==> 09-16: inputs <==
Design mips, start of the top module:
module mips(
	input        	clk, reset,
	output	[31:0]	pc,
	input 	[31:0]	instr,
	output			memwrite,
	output	[31:0]	aluout, writedata,
	input 	[31:0]	readdata,
	input	[ 4:0]	dispSel,
	output	[31:0]	dispDat );
clock: 9.77 ns
lec_check: 0
cap_margin: 0
core_aspect_ratio: 0.94
core_margin: 2
core_utilization: 72
cts_cluster_diameter: 262
cts_cluster_size: 58
place_density_lb_addon: 0.01
slew_margin: 20
run.sh (not shown) runs the stock make flow with config.mk's settings and CLKGATE_MAP_FILE=.
==> 12-06: changes against 09-16 <==
ABC_AREA = 0   (was unset)
CAP_MARGIN = 15   (was 0)
CELL_PAD_IN_SITES_DETAIL_PLACEMENT = 1   (was unset)
CELL_PAD_IN_SITES_GLOBAL_PLACEMENT = 2   (was unset)
CORE_ASPECT_RATIO = 0.79   (was 0.94)
CORE_MARGIN = 6   (was 2)
CORE_UTILIZATION = 62   (was 72)
CTS_CLUSTER_DIAMETER = 307   (was 262)
CTS_CLUSTER_SIZE = 33   (was 58)
GPL_ROUTABILITY_DRIVEN = 1   (was unset)
GPL_TIMING_DRIVEN = 1   (was unset)
MIN_ROUTING_LAYER = met2   (was unset)
PLACE_DENSITY = 0.36   (was unset)
PLACE_DENSITY_LB_ADDON = unset   (was 0.01)
SETUP_SLACK_MARGIN = 3.08   (was unset)
==> flow/constraint.sdc (replaced) <==
create_clock -name core_clock -period 11.9 [get_ports {clk}]
set_input_delay 2.3800 -clock core_clock [delete_from_list [all_inputs] [get_ports {clk}]]
set_output_delay 2.3800 -clock core_clock [all_outputs]
set_load 0.01 [all_outputs]
==> results <==
09-16 ended with an error in detailed placement (3_5_place_dp), error DPL-0033. 12-06 stopped in global routing (5_1_grt) with GRT-0116.
In synthesized area, 12-06 and 09-16 do not differ.
In 09-16 the die size is lower than in 12-06, by 17%.
Synthesized cell count is the same in 09-16 and 12-06.


==> v33 <==
==> flow/design.v <==
module maindec(
	input	[ 5:0]	op,
	output			memtoreg, memwrite, branch, alusrc, regdst, regwrite, jump,
	output	[ 1:0]	aluop,
	output			mulORreg, pcORreg, hilo, dstOR31, jr, wehi, welo,
	input [5:0] funct);
	reg 	[ 15:0]	controls;
	assign {regwrite, regdst, alusrc, branch, memwrite, memtoreg, jump, aluop, 
				mulORreg, pcORreg, hilo, dstOR31, jr, wehi, welo} = controls;
	always @(*)
		case(op)
			6'b000000: begin
						  case(funct)
								6'b011001: controls <= 16'b0000000000000011;  
								6'b010010: controls <= 16'b1100000001010000;  
								6'b010000: controls <= 16'b1100000001000000;  
								6'b001000: controls <= 16'b0000000000000100;  
								default:	controls <=   16'b1100000100000000;    
						  endcase
						  end
			6'b100011: controls <= 16'b1010010000000000;  
			6'b101011: controls <= 16'b0010100000000000;  
			6'b000100: controls <= 16'b0001000010000000;  
			6'b001000: controls <= 16'b1010000000000000;  
			6'b000010: controls <= 16'b0000001000000000;  
			6'b000011: controls <= 16'b1000001000101000;  
			default:   controls <= 16'bxxxxxxxxxxxxxxxx;  
		endcase
endmodule
module aludec(
	input		[5:0]	funct,
	input		[1:0]	aluop,
	output reg	[2:0]	alucontrol );
	always @(*)
		case(aluop)
			2'b00: alucontrol <= 3'b010;   
			2'b01: alucontrol <= 3'b110;   
			default: case(funct)           
				6'b100000: alucontrol <= 3'b010;  
				6'b100010: alucontrol <= 3'b110;  
				6'b100100: alucontrol <= 3'b000;  
				6'b100101: alucontrol <= 3'b001;  
				6'b101010: alucontrol <= 3'b111;  
				default:   alucontrol <= 3'bxxx;  
			endcase
		endcase
endmodule
module alu(
	input		[31:0]	a, b, 
	input		[ 2:0]	alucont, 
	output reg	[31:0]	result,
	output			zero );
	wire	[31:0]	b2, sum, slt;
	assign b2 = alucont[2] ? ~b:b; 
	assign sum = a + b2 + alucont[2];
	assign slt = sum[31];
	always@(*)
		case(alucont[1:0])
			2'b00: result <= a & b;
			2'b01: result <= a | b;
			2'b10: result <= sum;
			2'b11: result <= slt;
		endcase
	assign zero = (result == 32'b0);
endmodule
module multiplier(
   input [31:0] a, b,
	output [63:0] c);
	assign c = a * b;
endmodule
module adder(
	input	[31:0]	a, b,
	output	[31:0]	y );
	assign y = a + b;
endmodule
module sl2(
	input	[31:0]	a,
	output	[31:0]	y );
	assign y = {a[29:0], 2'b00};
endmodule
module signext(
	input	[15:0]	a,
	output	[31:0]	y );
	assign y = {{16{a[15]}}, a};
endmodule
module Dreg(
   input clk, reset, we,
	input [31:0] d,
	output reg [31:0] q
);
	always@(posedge clk, posedge reset)
		if(reset) q <= 32'b0;
		else 
				if(we) q <= d;
				else q <= q;
endmodule
module flopr #(parameter WIDTH = 8) (
	input					clk, reset,
	input		[WIDTH-1:0]	d, 
	output reg	[WIDTH-1:0]	q);
	always @(posedge clk, posedge reset)
		if (reset) q <= 0;
		else       q <= d;
endmodule
module mux2 #(parameter WIDTH = 8) (
	input	[WIDTH-1:0]	d0, d1, 
	input				s, 
	output	[WIDTH-1:0]	y );
	assign y = s ? d1 : d0; 
endmodule
module regfile(	
	input			clk, 
	input			we3, 
	input 	[ 4:0]	ra1, ra2, wa3, 
	input	[31:0] 	wd3, 
	output 	[31:0] 	rd1, rd2,
	input	[ 4:0] 	ra4,
	output 	[31:0] 	rd4);
	reg		[31:0]	rf[31:0];
    always @(posedge clk)
        if (we3)
			if (~ wa3[4])
				rf[{0,wa3[3:0]}] <= wd3;
			else
				rf[{1,wa3[3:0]}] <= wd3;
	assign rd1 = (ra1 != 0) ? rf[ra1[4:0]] : 0;
	assign rd2 = (ra2 != 0) ? rf[ra2[4:0]] : 0;
	assign rd4 = (ra4 != 0) ? rf[ra4[4:0]] : 0;
endmodule
module controller(
	input	[5:0]	op, funct,
	input			zero,
	output			memtoreg, memwrite, pcsrc, alusrc, regdst, regwrite, jump,
	output	[2:0]	alucontrol,
	output			mulORreg, pcORreg, hilo, dstOR31, jr, wehi, welo);
	wire	[1:0]	aluop;
	wire			branch;
	maindec	md(op, memtoreg, memwrite, branch, alusrc, regdst, regwrite, jump, aluop,
					mulORreg, pcORreg, hilo, dstOR31, jr, wehi, welo, funct);
	aludec	ad(funct, aluop, alucontrol);
	assign pcsrc = branch & zero;
endmodule
module datapath(
	input			clk, reset, memtoreg, pcsrc, alusrc, regdst, regwrite, jump,
	input	[2:0]	alucontrol,
	output			zero,
	output	[31:0]	pc,
	input	[31:0]	instr,
	output	[31:0]	aluout, writedata,
	input	[31:0]	readdata,
	input	[ 4:0]	dispSel,
	output	[31:0]	dispDat,
	input mulORreg, pcORreg, hilo, dstOR31, jr, wehi, welo);
	wire [4:0]  writereg, writereg_result;
	wire [31:0] pcnext, pcnextbr, pcplus4, pcbranch, signimm, signimmsh, srca, srcb, memtoreg_result;
	wire[63:0] product;
	wire [31:0] outHi, outLo, outHiLo, mulORreg_result, pcORreg_result, jrmux_result;
	flopr #(32) pcreg(clk, reset, jrmux_result, pc);
	adder       pcadd1(pc, 32'b100, pcplus4);
	sl2         immsh(signimm, signimmsh);
	adder       pcadd2(pcplus4, signimmsh, pcbranch);
	mux2 #(32)  pcbrmux(pcplus4, pcbranch, pcsrc, pcnextbr);
	mux2 #(32)  pcmux(pcnextbr, {pcplus4[31:28], instr[25:0], 2'b00}, jump, pcnext);
	mux2 #(32)  JRmux(pcnext, srca, jr, jrmux_result);
	regfile		rf(clk, regwrite, instr[25:21], instr[20:16], writereg, pcORreg_result, srca, writedata, dispSel, dispDat);
	mux2 #(5)	wrmux(instr[20:16], instr[15:11], regdst, writereg_result);
	mux2 #(5)	dst31Mux(writereg_result, 5'd31, dstOR31, writereg);
	mux2 #(32)	resmux(aluout, readdata, memtoreg, memtoreg_result);
	mux2 #(32) mulregMux(memtoreg_result, outHiLo, mulORreg, mulORreg_result);
	mux2 #(32) PCregMux(mulORreg_result, pcplus4, pcORreg, pcORreg_result);
	signext		se(instr[15:0], signimm);
	mux2 #(32)	srcbmux(writedata, signimm, alusrc, srcb);
	alu			alu(srca, srcb, alucontrol, aluout, zero);
	multiplier mul(srca, srcb, product);
	Dreg dhi(clk, reset, wehi, product[63:32], outHi);
	Dreg dlo(clk, reset, welo, product[31:0], outLo);
	mux2 #(32) HiLomux(outHi, outLo, hilo, outHiLo);
endmodule
module mips(
	input        	clk, reset,
	output	[31:0]	pc,
	input 	[31:0]	instr,
	output			memwrite,
	output	[31:0]	aluout, writedata,
	input 	[31:0]	readdata,
	input	[ 4:0]	dispSel,
	output	[31:0]	dispDat );
	wire 			memtoreg, pcsrc, zero, alusrc, regdst, regwrite, jump;
	wire	[2:0] 	alucontrol;
	wire			mulORreg, pcORreg, hilo, dstOR31, jr, wehi, welo;
	controller c(instr[31:26], instr[5:0], zero,
				memtoreg, memwrite, pcsrc,
				alusrc, regdst, regwrite, jump,
				alucontrol,
				mulORreg, pcORreg, hilo, dstOR31, jr, wehi, welo);
	datapath dp(clk, reset, memtoreg, pcsrc,
				alusrc, regdst, regwrite, jump,
				alucontrol, zero, pc, instr, aluout, 
				writedata, readdata, dispSel, dispDat,
				mulORreg, pcORreg, hilo, dstOR31, jr, wehi, welo);
endmodule
==> flow/run.sh <==
#!/bin/bash
# the make line also repeats each setting of config.mk as NAME=value (left out here)
make -C /OpenROAD-flow-scripts/flow DESIGN_CONFIG=/design/flow/config.mk WORK_HOME=/design/flow/orfs CLKGATE_MAP_FILE= finish
==> flow/config.mk <==
export PLATFORM = sky130hd
export DESIGN_NAME = mips
export DESIGN_NICKNAME = mips
export VERILOG_FILES = /design/flow/design.v
export SDC_FILE = /design/flow/constraint.sdc
export NUM_CORES = 4
export LEC_CHECK = 0
export CAP_MARGIN = 5
export CORE_MARGIN = 2
export CORE_UTILIZATION = 66
export SETUP_SLACK_MARGIN = 2.71
export SLEW_MARGIN = 20
export TNS_END_PERCENT = 5
==> flow/constraint.sdc <==
create_clock -name core_clock -period 9.73 [get_ports {clk}]
set_input_delay 1.9460 -clock core_clock [delete_from_list [all_inputs] [get_ports {clk}]]
set_output_delay 1.9460 -clock core_clock [all_outputs]
set_load 0.01 [all_outputs]
==> inputs of v5, as changes to v33 <==
==> flow/config.mk (replaced) <==
export PLATFORM = sky130hd
export DESIGN_NAME = mips
export DESIGN_NICKNAME = mips
export VERILOG_FILES = /design/flow/design.v
export SDC_FILE = /design/flow/constraint.sdc
export NUM_CORES = 4
export LEC_CHECK = 0
export CAP_MARGIN = 20
export CORE_MARGIN = 2
export CORE_UTILIZATION = 40
export SLEW_MARGIN = 20
==> flow/constraint.sdc (replaced) <==
create_clock -name core_clock -period 12.0 [get_ports {clk}]
set_input_delay 2.4000 -clock core_clock [delete_from_list [all_inputs] [get_ports {clk}]]
set_output_delay 2.4000 -clock core_clock [all_outputs]
set_load 0.01 [all_outputs]
==> inputs of v14, as changes to v33 <==
--- a/flow/config.mk
+++ b/flow/config.mk
@@ -6,8 +6,12 @@
 export NUM_CORES = 4
 export LEC_CHECK = 0
-export CAP_MARGIN = 5
+export CAP_MARGIN = 0
+export CORE_ASPECT_RATIO = 0.94
 export CORE_MARGIN = 2
-export CORE_UTILIZATION = 66
-export SETUP_SLACK_MARGIN = 2.71
+export CORE_UTILIZATION = 72
+export CTS_CLUSTER_DIAMETER = 64
+export CTS_CLUSTER_SIZE = 58
+export PLACE_DENSITY_LB_ADDON = 0.01
+export SETUP_SLACK_MARGIN = -0.87
 export SLEW_MARGIN = 20
 export TNS_END_PERCENT = 5
==> flow/constraint.sdc (replaced) <==
create_clock -name core_clock -period 8.54 [get_ports {clk}]
set_input_delay 1.7080 -clock core_clock [delete_from_list [all_inputs] [get_ports {clk}]]
set_output_delay 1.7080 -clock core_clock [all_outputs]
set_load 0.01 [all_outputs]
==> inputs of v15, as changes to v33 <==
--- a/flow/config.mk
+++ b/flow/config.mk
@@ -6,8 +6,7 @@
 export NUM_CORES = 4
 export LEC_CHECK = 0
-export CAP_MARGIN = 5
+export CAP_MARGIN = 20
 export CORE_MARGIN = 2
-export CORE_UTILIZATION = 66
-export SETUP_SLACK_MARGIN = 2.71
+export CORE_UTILIZATION = 58
 export SLEW_MARGIN = 20
 export TNS_END_PERCENT = 5
==> flow/constraint.sdc (replaced) <==
create_clock -name core_clock -period 10.3 [get_ports {clk}]
set_input_delay 2.0600 -clock core_clock [delete_from_list [all_inputs] [get_ports {clk}]]
set_output_delay 2.0600 -clock core_clock [all_outputs]
set_load 0.01 [all_outputs]
==> results <==
v33 did not get past global routing, error ODB-0269. v15 completed and failed the layout checks on negative setup slack. v5 ran to the end with no violations. v14 aborted during detailed placement. Non-clock buffer count: v5 is lower than v15 (333). In v15 the cell area is larger than in v5, by about 3%. In synthesized cell count, v15 and v14 do not differ. Between v5 and v15, the lower register-to-register slack is in v15 (gap 1300 ps).
==> figures <==
Flip-flops: v15 1,120; v33 -; v5 1,120; v14 -
Final Hold Fails: v15 0; v33 -; v5 0; v14 -
Clock transition at path regs: v15 50 ps; v33 -; v5 60 ps; v14 -
Die height: v15 416 um; v33 390 um; v5 500 um; v14 362 um
Status: v15 failed layout checks; v33 aborted with a tool error; v5 finished clean; v14 aborted with a tool error
Last stage reached: v15 -; v33 global routing; v5 -; v14 detailed placement
Violated checks: v15 negative setup slack; v33 -; v5 -; v14 -
Max Slew Vio Count: v15 0; v33 -; v5 0; v14 -
Number of detailed-routing iterations run before antenna repair: v15 6; v33 -; v5 8; v14 -
DRC Markers: v15 0; v33 -; v5 0; v14 -
Ant. Diodes: v15 11; v33 -; v5 4; v14 -
Initial Utilization: v15 0.582; v33 0.664; v5 0.403; v14 0.725
Setup fix buffers added after clock tree synthesis: v15 45; v33 44; v5 0; v14 -
